==> run a: inputs <==
==> flow/design.v <==
module floating_mult (
  input         s_axis_a_tvalid,
  input  [31:0] s_axis_a_tdata,
  input         s_axis_b_tvalid,
  input  [31:0] s_axis_b_tdata,
  output        m_axis_result_tvalid,
  output [31:0] m_axis_result_tdata
);
wire [31:0] a = s_axis_a_tdata;
wire [31:0] b = s_axis_b_tdata;
wire        sa = a[31];
wire        sb = b[31];
wire [7:0]  ea = a[30:23];
wire [7:0]  eb = b[30:23];
wire [22:0] fa = a[22:0];
wire [22:0] fb = b[22:0];
wire a_zero = (ea == 8'd0);
wire b_zero = (eb == 8'd0);
wire a_inf  = (ea == 8'hFF) && (fa == 23'd0);
wire b_inf  = (eb == 8'hFF) && (fb == 23'd0);
wire a_nan  = (ea == 8'hFF) && (fa != 23'd0);
wire b_nan  = (eb == 8'hFF) && (fb != 23'd0);
wire        s = sa ^ sb;
wire [47:0] p = {1'b1, fa} * {1'b1, fb};
wire signed [10:0] e0 = $signed({3'b000, ea}) + $signed({3'b000, eb}) - 11'sd127;
reg  [22:0] m;
reg         g;
reg         st;
reg  signed [10:0] e1;
always @(*) begin
  if (p[47]) begin
    m  = p[46:24];
    g  = p[23];
    st = |p[22:0];
    e1 = e0 + 11'sd1;
  end else begin
    m  = p[45:23];
    g  = p[22];
    st = |p[21:0];
    e1 = e0;
  end
end
wire        rnd = g & (st | m[0]);
wire [23:0] mr  = {1'b0, m} + {23'd0, rnd};
wire signed [10:0] e2 = mr[23] ? e1 + 11'sd1 : e1;
wire [22:0] mf  = mr[22:0];
reg [31:0] r;
always @(*) begin
  if (a_nan || b_nan || (a_inf && b_zero) || (b_inf && a_zero))
    r = 32'h7FC00000;
  else if (a_inf || b_inf)
    r = {s, 8'hFF, 23'd0};
  else if (a_zero || b_zero)
    r = {s, 31'd0};
  else if (e2 >= 11'sd255)
    r = {s, 8'hFF, 23'd0};
  else if (e2 <= 11'sd0)
    r = {s, 31'd0};
  else
    r = {s, e2[7:0], mf};
end
assign m_axis_result_tdata  = r;
assign m_axis_result_tvalid = 1'b1;
endmodule
module floating_adder (
  input         s_axis_a_tvalid,
  input  [31:0] s_axis_a_tdata,
  input         s_axis_a_tlast,
  input         s_axis_b_tvalid,
  input  [31:0] s_axis_b_tdata,
  output        m_axis_result_tvalid,
  output [31:0] m_axis_result_tdata,
  output        m_axis_result_tlast
);
wire [31:0] a = s_axis_a_tdata;
wire [31:0] b = s_axis_b_tdata;
wire a_zero = (a[30:23] == 8'd0);
wire b_zero = (b[30:23] == 8'd0);
wire a_inf  = (a[30:23] == 8'hFF) && (a[22:0] == 23'd0);
wire b_inf  = (b[30:23] == 8'hFF) && (b[22:0] == 23'd0);
wire a_nan  = (a[30:23] == 8'hFF) && (a[22:0] != 23'd0);
wire b_nan  = (b[30:23] == 8'hFF) && (b[22:0] != 23'd0);
wire        swap = (b[30:0] > a[30:0]);
wire [31:0] x = swap ? b : a;
wire [31:0] y = swap ? a : b;
wire        sx = x[31];
wire        sy = y[31];
wire [7:0]  ex = x[30:23];
wire [7:0]  ey = y[30:23];
wire [7:0]  d  = ex - ey;
wire        sub = sx ^ sy;
wire [26:0] mx = {1'b1, x[22:0], 3'b000};
wire [26:0] my = {1'b1, y[22:0], 3'b000};
wire        far    = (d >= 8'd27);
wire [26:0] my_sh  = far ? 27'd0 : (my >> d[4:0]);
wire [26:0] lost   = far ? my : (my & ~(27'h7FFFFFF << d[4:0]));
wire        sticky = |lost;
wire [26:0] my_al = {my_sh[26:1], my_sh[0] | sticky};
wire [27:0] s0 = sub ? ({1'b0, mx} - {1'b0, my_al}) : ({1'b0, mx} + {1'b0, my_al});
reg  [4:0]  lz;
always @(*) begin
  casez (s0[26:0])
    27'b1??????????????????????????: lz = 5'd0;
    27'b01?????????????????????????: lz = 5'd1;
    27'b001????????????????????????: lz = 5'd2;
    27'b0001???????????????????????: lz = 5'd3;
    27'b00001??????????????????????: lz = 5'd4;
    27'b000001?????????????????????: lz = 5'd5;
    27'b0000001????????????????????: lz = 5'd6;
    27'b00000001???????????????????: lz = 5'd7;
    27'b000000001??????????????????: lz = 5'd8;
    27'b0000000001?????????????????: lz = 5'd9;
    27'b00000000001????????????????: lz = 5'd10;
    27'b000000000001???????????????: lz = 5'd11;
    27'b0000000000001??????????????: lz = 5'd12;
    27'b00000000000001?????????????: lz = 5'd13;
    27'b000000000000001????????????: lz = 5'd14;
    27'b0000000000000001???????????: lz = 5'd15;
    27'b00000000000000001??????????: lz = 5'd16;
    27'b000000000000000001?????????: lz = 5'd17;
    27'b0000000000000000001????????: lz = 5'd18;
    27'b00000000000000000001???????: lz = 5'd19;
    27'b000000000000000000001??????: lz = 5'd20;
    27'b0000000000000000000001?????: lz = 5'd21;
    27'b00000000000000000000001????: lz = 5'd22;
    27'b000000000000000000000001???: lz = 5'd23;
    27'b0000000000000000000000001??: lz = 5'd24;
    27'b00000000000000000000000001?: lz = 5'd25;
    27'b000000000000000000000000001: lz = 5'd26;
    default:                          lz = 5'd27;
  endcase
end
wire [26:0] n  = s0[27] ? {s0[27:2], s0[1] | s0[0]} : (s0[26:0] << lz);
wire signed [9:0] en = s0[27] ? $signed({2'b00, ex}) + 10'sd1
                              : $signed({2'b00, ex}) - $signed({5'd0, lz});
wire        g   = n[2];
wire        st  = n[1] | n[0];
wire [22:0] m   = n[25:3];
wire        rnd = g & (st | m[0]);
wire [23:0] mr  = {1'b0, m} + {23'd0, rnd};
wire signed [9:0] e2 = mr[23] ? en + 10'sd1 : en;
reg [31:0] r;
always @(*) begin
  if (a_nan || b_nan || (a_inf && b_inf && (a[31] != b[31])))
    r = 32'h7FC00000;
  else if (a_inf)
    r = a;
  else if (b_inf)
    r = b;
  else if (a_zero && b_zero)
    r = {a[31] & b[31], 31'd0};
  else if (b_zero)
    r = a;
  else if (a_zero)
    r = b;
  else if (s0 == 28'd0)
    r = 32'd0;
  else if (e2 >= 10'sd255)
    r = {sx, 8'hFF, 23'd0};
  else if (e2 <= 10'sd0)
    r = {sx, 31'd0};
  else
    r = {sx, e2[7:0], mr[22:0]};
end
assign m_axis_result_tdata  = r;
assign m_axis_result_tvalid = 1'b1;
assign m_axis_result_tlast  = 1'b0;
endmodule
module conv_kernel(
	clk,
	rst_n,
	clear,
	i_pixel,
	i_weight,
	o_pixel
);
parameter	WIDTH	=	32;
input					clk;
input					rst_n;
input					clear;
input	[WIDTH-1:0]		i_pixel;
input	[WIDTH-1:0]		i_weight;
output	[WIDTH-1:0]		o_pixel;
reg		[WIDTH-1:0]		o_pixel;
reg		[WIDTH-1:0]		mult_a;
reg		[WIDTH-1:0]		mult_b;
wire	[WIDTH-1:0]		product;
reg		[WIDTH-1:0]		add_a;
reg		[WIDTH-1:0]		add_b;
wire	[WIDTH-1:0]		sum;
always @(posedge clk, negedge rst_n)	begin
	if(!rst_n) begin
		mult_a		<=	32'b0;
		mult_b		<=	32'b0;
	end
	else begin
		mult_a		<=	i_pixel;
		mult_b		<=	i_weight;
	end
end
always @(posedge clk, negedge rst_n)	begin
	if(!rst_n) begin
		add_a		<=	32'b0;
		add_b		<=	32'b0;
	end
	else if (clear) begin
		add_a		<=	32'b0;
		add_b		<=	32'b0;
	end			
	else begin
		add_a		<=	product;
		add_b		<=	sum;
	end
end
always @(posedge clk, negedge rst_n)	begin
	if(!rst_n) begin
		o_pixel		<=	32'b0;
	end
	else if (clear) begin
		o_pixel		<=	32'b0;
	end
	else begin
		o_pixel		<=	sum;
	end
end
floating_adder U_floating_adder (
  .s_axis_a_tvalid(),             
  .s_axis_a_tdata(add_a),               
  .s_axis_a_tlast(),               
  .s_axis_b_tvalid(),             
  .s_axis_b_tdata(add_b),               
  .m_axis_result_tvalid(),   
  .m_axis_result_tdata(sum),     
  .m_axis_result_tlast()     
);
floating_mult U_floating_mult (
  .s_axis_a_tvalid(),             
  .s_axis_a_tdata(mult_a),               
  .s_axis_b_tvalid(),             
  .s_axis_b_tdata(mult_b),               
  .m_axis_result_tvalid(),   
  .m_axis_result_tdata(product)     
);
endmodule
==> flow/run.sh <==
#!/bin/bash
# the make line also repeats each setting of config.mk as NAME=value (left out here)
make -C /OpenROAD-flow-scripts/flow DESIGN_CONFIG=/design/flow/config.mk WORK_HOME=/design/flow/orfs CLKGATE_MAP_FILE= finish
==> flow/config.mk <==
export PLATFORM = sky130hd
export DESIGN_NAME = conv_kernel
export DESIGN_NICKNAME = conv_kernel
export VERILOG_FILES = /design/flow/design.v
export SDC_FILE = /design/flow/constraint.sdc
export NUM_CORES = 4
export LEC_CHECK = 0
export CAP_MARGIN = 20
export CELL_PAD_IN_SITES_DETAIL_PLACEMENT = 0
export CORE_MARGIN = 2
export CORE_UTILIZATION = 58
export CTS_CLUSTER_DIAMETER = 96
export GPL_ROUTABILITY_DRIVEN = 1
export SLEW_MARGIN = 40
==> flow/constraint.sdc <==
create_clock -name core_clock -period 10.6 [get_ports {clk}]
set_input_delay 2.1200 -clock core_clock [delete_from_list [all_inputs] [get_ports {clk}]]
set_output_delay 2.1200 -clock core_clock [all_outputs]
set_load 0.01 [all_outputs]
==> run b (differences from run a) <==
CORE_UTILIZATION = 65   (was 58)
MAX_ROUTING_LAYER = met4   (was unset)
SETUP_SLACK_MARGIN = 2.99   (was unset)
==> run c (differences from run a) <==
CORE_UTILIZATION = 72   (was 58)
CTS_CLUSTER_DIAMETER = 382   (was 96)
CTS_CLUSTER_SIZE = 41   (was unset)
MAX_ROUTING_LAYER = met4   (was unset)
PLACE_DENSITY_LB_ADDON = 0.15   (was unset)
SETUP_SLACK_MARGIN = 1.48   (was unset)
==> flow/constraint.sdc (replaced) <==
create_clock -name core_clock -period 5.0 [get_ports {clk}]
set_input_delay 1.0000 -clock core_clock [delete_from_list [all_inputs] [get_ports {clk}]]
set_output_delay 1.0000 -clock core_clock [all_outputs]
set_load 0.01 [all_outputs]
==> results <==
- Synthesized area is the same in run a and run c.
- In synthesized cell count, run c and run a do not differ.
- Run b never finished: it broke off in global routing (5_1_grt). Run a produced a layout that fails on negative setup slack. Run c ended with an error in clock tree synthesis (4_1_cts) (DPL-0033).
- The lowest die size belongs to run c, the highest to run a.
==> figures <==
Result of the run: run b did not finish; run a complete, but fails checks; run c did not finish
Stage where the flow stopped: run b global routing (5_1_grt); run a -; run c clock tree synthesis (4_1_cts)
Violated checks: run b -; run a negative setup slack; run c -
Post-CTS Setup Bufs: run b 220; run a 54; run c -
CTS-repair resized insts: run b 397; run a 106; run c -
Chip height: run b 240 microns; run a 254 microns; run c 228 microns
Core area: run b 55100 sq um; run a 61700 sq um; run c 49900 sq um
Maximum count of clock buffers along a single path: run b 2; run a 2; run c -
Die width: run b 240 microns; run a 254 microns; run c 228 microns
Buffer cell driving the clock tree root: run b sky130_fd_sc_hd__clkbuf_16; run a sky130_fd_sc_hd__clkbuf_16; run c -
Core Rows: run b 86; run a 91; run c 82
Global placer's final weighted congestion: run b 1.15; run a 1.05; run c 1.22
Worst setup timing slack at the placement stage: run b -0.819 ns; run a -0.627 ns; run c -6.80 ns
